## run 1
// Remoto
module Remoto(clk,rst,entrada,comando,su,sd,suB,sdB,saida_1,saida1_1,saida2_1,soma_result_1,sinal_A,sinal_B);
Size in the first run: ~150 flip-flops, roughly 71 I/O pins, roughly 14000 um2 of cells after synthesis.
clock: 6.52 ns
lec_check: 0
abc_area: 1
cap_margin: 20
core_margin: 2
core_utilization: 70
cts_cluster_diameter: 221
cts_cluster_size: 15
place_density_lb_addon: 0.11
slew_margin: 20
tns_end_percent: 5
run.sh (not shown) runs the stock make flow with config.mk's settings and CLKGATE_MAP_FILE=.
Ran to the end and failed final checks on negative setup slack: run 1.
> inputs changed (run 1 -> run 2)
- putting MAX_ROUTING_LAYER at met4 where nothing was set
- putting HOLD_SLACK_MARGIN at 0.3 where nothing was set
- putting SETUP_SLACK_MARGIN at 1.94 where nothing was set
--- outcome ---
- In run 2 the implementation completed, yet the final layout does not meet the checks, the culprit being negative setup slack.
- Run 2 reports a higher cell leakage power than run 1 does.
- Per the comparison of run 2 with run 1, post-route minimum period now larger; synthesized area saw little to no change; post-route standard cell area excluding fillers +about 7%.
Relative to run 2, the following input files were edited for run 3:
- ABC_AREA removed (was 1)
- MAX_ROUTING_LAYER removed (was met4)
- CTS_CLUSTER_SIZE removed (was 15)
- SETUP_SLACK_MARGIN removed (was 1.94)
- TNS_END_PERCENT removed (was 5)
- PLACE_DENSITY_LB_ADDON removed (was 0.11)
- CTS_CLUSTER_DIAMETER removed (was 221)
- HOLD_SLACK_MARGIN removed (was 0.3)
- CORE_UTILIZATION changed from 70 to 71
- the clock period (ns, I/O delays scaled along) changed from 6.52 to 11.0
[summary]
- In run 3 the highest net fanout along the worst path turned out 17 higher than in run 2.
- Looking at clock buffer count, run 3 sits 3 below run 2.
- Run 3 ended up with soma_result_1[4] as its critical path launch point; run 2 ended up with vetorB[6].
- Run 3 finished every step from synthesis to the final layout, and the layout passed the timing, design-rule and antenna checks.
- No crash in run 2: every stage finished, but the layout fails its final checks due to negative setup slack.
- Sort run 3 and run 2 by area fraction in full adders, half adders and majority gates asc -> top: run 2

========
== v33 ==
Starting RTL as in the previous note.
clock: 14.0 ns
lec_check: 0
abc_area: 0
cap_margin: 20
cell_pad_in_sites_global_placement: 1
core_aspect_ratio: 0.5
core_margin: 2
core_utilization: 56
cts_cluster_diameter: 205
cts_cluster_size: 98
place_density: 0.46
setup_slack_margin: -0.41
slew_margin: 20
tns_end_percent: 15
Both conditions hold for v33: the flow ran to the end and the final layout passed the timing, design-rule and antenna checks.
Relative to v33, the following input files were edited for v27:
Settings: changing SETUP_SLACK_MARGIN from -0.41 to 3.95; removing CORE_ASPECT_RATIO (formerly 0.5); changing CTS_CLUSTER_DIAMETER from 205 to 271; changing PLACE_DENSITY from 0.46 to 0.35; changing CTS_CLUSTER_SIZE from 98 to 99; changing ABC_AREA from 0 to 1.
[summary]
On v27: clock tree buffer count of the final layout is 1 lower than what v33 gave. Relative to v33, the adder-cell area share of the yosys netlist of v27 is lower by 1.0 points. Min logic gate fraction of the total cell area across v33 and v27: v27.
Relative to v27, the following input files were edited for v32:
Settings: swapping 271 for 120 in CTS_CLUSTER_DIAMETER; swapping 20 for 35 in SLEW_MARGIN; putting PLACE_DENSITY_LB_ADDON at 0.29 where nothing was set; swapping 99 for 21 in CTS_CLUSTER_SIZE; putting CELL_PAD_IN_SITES_DETAIL_PLACEMENT at 2 where nothing was set; swapping 1 for 2 in CELL_PAD_IN_SITES_GLOBAL_PLACEMENT; putting CORE_ASPECT_RATIO at 1.58 where nothing was set; swapping 15 for 90 in TNS_END_PERCENT; putting MIN_ROUTING_LAYER at met2 where nothing was set; clearing PLACE_DENSITY, which used to be 0.35; putting GPL_TIMING_DRIVEN at 0 where nothing was set; clearing SETUP_SLACK_MARGIN, which used to be 3.95; swapping 56 for 40 in CORE_UTILIZATION.
[summary]
All of v27 and v32 finish clean. Compared with v27, in v32 cell area increased 300 um^2, share of the core filled with cells in the final layout went down. On clock-buffer cell count: v32 sits above v27. In the metrics for v27 and v32, the one carrying the lower post-placement cell count is v27. Die size: v32 exceeds v27. Relative to v27, the internal power of the cells of v32 is higher by about 0.6%. Compared to v27, the routing of v32 uses more wire.
Inputs modified between v32 and v17:
Settings: removing CTS_CLUSTER_DIAMETER (formerly 120); removing ABC_AREA (formerly 1); removing CELL_PAD_IN_SITES_DETAIL_PLACEMENT (formerly 2); removing CORE_ASPECT_RATIO (formerly 1.58); removing PLACE_DENSITY_LB_ADDON (formerly 0.29); removing CTS_CLUSTER_SIZE (formerly 21); removing MIN_ROUTING_LAYER (formerly met2); changing CORE_UTILIZATION from 40 to 59; removing CELL_PAD_IN_SITES_GLOBAL_PLACEMENT (formerly 2); changing SLEW_MARGIN from 35 to 20; removing TNS_END_PERCENT (formerly 90); removing GPL_TIMING_DRIVEN (formerly 0); changing the clock period (ns, I/O delays scaled along) from 14.0 to 6.18.
==> results <==
Changes observed in v17 relative to v32: area taken by flip-flops and latches grew by 13 um^2, clock slew at the register clock pins of the worst setup and hold paths closely matched the old numbers. For v17, the launching element of the worst setup path was soma_result_1[4], unlike v32, where it was soma_result_1[5]. v17 completed end to end; final checks failed (negative setup slack). Peak supply drop: v17 > v32. Lower routed wire length among v32 and v17: v17. Slack of the critical path | v17 below v32.

========
## exp/violet
Starting RTL as in the previous note.
==> flow/config.mk <==
export PLATFORM = sky130hd
export DESIGN_NAME = Remoto
export DESIGN_NICKNAME = Remoto
export VERILOG_FILES = /design/flow/design.v
export SDC_FILE = /design/flow/constraint.sdc
export NUM_CORES = 4
export LEC_CHECK = 0
export ABC_AREA = 0
export CAP_MARGIN = 15
export CORE_ASPECT_RATIO = 0.52
export CORE_MARGIN = 3
export CORE_UTILIZATION = 71
export CTS_CLUSTER_DIAMETER = 346
export CTS_CLUSTER_SIZE = 99
export GPL_ROUTABILITY_DRIVEN = 0
export PLACE_DENSITY_LB_ADDON = 0.04
export SETUP_SLACK_MARGIN = -0.92
export SLEW_MARGIN = 20
==> flow/constraint.sdc <==
create_clock -name core_clock -period 11.8 [get_ports {clk}]
set_input_delay 2.3600 -clock core_clock [delete_from_list [all_inputs] [get_ports {clk}]]
set_output_delay 2.3600 -clock core_clock [all_outputs]
set_load 0.01 [all_outputs]
Changes in exp/ember relative to exp/violet:
# exp/violet
export LEC_CHECK = 0
export ABC_AREA = 0
export CAP_MARGIN = 15
export CORE_ASPECT_RATIO = 0.52
export CORE_MARGIN = 3
export CORE_UTILIZATION = 71
export CTS_CLUSTER_DIAMETER = 346
export CTS_CLUSTER_SIZE = 99
export GPL_ROUTABILITY_DRIVEN = 0
export PLACE_DENSITY_LB_ADDON = 0.04
export SETUP_SLACK_MARGIN = -0.92
export SLEW_MARGIN = 20
create_clock -name core_clock -period 11.8 [get_ports {clk}]
# exp/ember
export LEC_CHECK = 0
export ABC_AREA = 1
export CAP_MARGIN = 15
export CORE_MARGIN = 2
export CORE_UTILIZATION = 71
export CTS_CLUSTER_DIAMETER = 196
export CTS_CLUSTER_SIZE = 15
export GPL_ROUTABILITY_DRIVEN = 1
export MAX_ROUTING_LAYER = met4
export PLACE_DENSITY_LB_ADDON = 0.04
export SLEW_MARGIN = 20
create_clock -name core_clock -period 6.82 [get_ports {clk}]
==> comparison <==
- exp/ember -> stages 100% | layout checks FAIL | negative setup slack
- Synthesized chip area reported by yosys was lower in the run labelled exp/violet.
- Higher met2 capacity usage during global routing goes to exp/ember over exp/violet.
- Area share of fa/ha/maj cells after synthesis: exp/ember vs exp/violet down 1.0 points
- On portion of the post-synthesis area used by sequential elements, the higher figure sits with exp/violet, not exp/ember.
- On overall power of the completed layout: exp/ember sits above exp/violet.
- exp/ember ended up with soma_result_1[3] as its beginning of the critical path; exp/violet ended up with soma_result_1[4].
- On area after detailed placement, the lower figure sits with exp/violet, not exp/ember.
- Comparing exp/violet and exp/ember, starting utilization of the core area is higher on exp/violet.
Input changes introduced in exp/garnet (baseline for comparison: exp/ember):
# exp/ember
export LEC_CHECK = 0
export ABC_AREA = 1
export CAP_MARGIN = 15
export CORE_MARGIN = 2
export CORE_UTILIZATION = 71
export CTS_CLUSTER_DIAMETER = 196
export CTS_CLUSTER_SIZE = 15
export GPL_ROUTABILITY_DRIVEN = 1
export MAX_ROUTING_LAYER = met4
export PLACE_DENSITY_LB_ADDON = 0.04
export SLEW_MARGIN = 20
create_clock -name core_clock -period 6.82 [get_ports {clk}]
# exp/garnet
export LEC_CHECK = 0
export ABC_AREA = 1
export CAP_MARGIN = 15
export CORE_MARGIN = 2
export CORE_UTILIZATION = 71
export CTS_CLUSTER_DIAMETER = 198
export CTS_CLUSTER_SIZE = 59
export GPL_ROUTABILITY_DRIVEN = 0
export PLACE_DENSITY_LB_ADDON = 0.04
export SETUP_SLACK_MARGIN = 0.26
export SLEW_MARGIN = 20
create_clock -name core_clock -period 7.27 [get_ports {clk}]
Findings:
- Looking at the reports, exp/garnet completed the entire flow and the layout it produced met the timing, design-rule and antenna checks.
- Looking at worst setup slack, exp/garnet sits 0.48 ns higher than exp/ember does.
- From exp/ember to exp/garnet the numbers moved as follows: routed wire length decreased 3.2%, amount of wire on met3 after detailed routing moved down.
Relative to exp/garnet, the following input files were edited for exp/cedar:
# exp/garnet
export LEC_CHECK = 0
export ABC_AREA = 1
export CAP_MARGIN = 15
export CORE_MARGIN = 2
export CORE_UTILIZATION = 71
export CTS_CLUSTER_DIAMETER = 198
export CTS_CLUSTER_SIZE = 59
export GPL_ROUTABILITY_DRIVEN = 0
export PLACE_DENSITY_LB_ADDON = 0.04
export SETUP_SLACK_MARGIN = 0.26
export SLEW_MARGIN = 20
create_clock -name core_clock -period 7.27 [get_ports {clk}]
# exp/cedar
export LEC_CHECK = 0
export CAP_MARGIN = 20
export CORE_MARGIN = 2
export CORE_UTILIZATION = 64
export SLEW_MARGIN = 20
create_clock -name core_clock -period 6.02 [get_ports {clk}]
--- outcome ---
- exp/garnet ended up with sequential cells as its heaviest power group; exp/cedar ended up with clock.
- The higher fraction of the cycle the final worst path needs of exp/cedar and exp/garnet is in exp/cedar.
- In terms of source-to-sink clock delay at the later pin of the worst-skew pair, exp/garnet and exp/cedar differ only marginally.
- Diff exp/garnet -> exp/cedar | share of cell area taken by flip-flops and latches | decrease of 1.9 points
- On worst vdd rail ir drop, the lower figure sits with exp/garnet, not exp/cedar.
- exp/garnet closes out successfully: all stages finished, all timing, DRC and antenna checks passed.
- exp/cedar: complete, dirty (negative setup slack)
- The dominant non-sequential cell family after synthesis comes out AND-OR/OR-AND gates in one run and simple AND/OR/NAND/NOR gates in the other, namely in exp/cedar and exp/garnet respectively.
[inputs] exp/delta vs exp/cedar
# exp/cedar
export LEC_CHECK = 0
export CAP_MARGIN = 20
export CORE_MARGIN = 2
export CORE_UTILIZATION = 64
export SLEW_MARGIN = 20
create_clock -name core_clock -period 6.02 [get_ports {clk}]
# exp/delta
export LEC_CHECK = 0
export ABC_AREA = 1
export CAP_MARGIN = 20
export CELL_PAD_IN_SITES_DETAIL_PLACEMENT = 2
export CORE_MARGIN = 2
export CORE_UTILIZATION = 40
export SLEW_MARGIN = 20
create_clock -name core_clock -period 14.0 [get_ports {clk}]
==> comparison <==
The final layout from exp/delta, which completed every stage, passed the timing, design-rule and antenna checks at the end of the flow.
Summary — share of the core filled with cells, exp/delta relative to exp/cedar: lower, by 39 points.
Cell count after placement (higher): exp/delta
soma_result_1[4] as the source of the critical timing path was reported by exp/cedar, and vetorA[5] by exp/delta.
Compared with exp/cedar, exp/delta shows detailed-route wire length per cell higher by 14 um.
met5 as the highest routing layer actually used was reported by exp/delta, and met4 by exp/cedar.
No activity file was given, so power comes from the tool's default toggle rates.
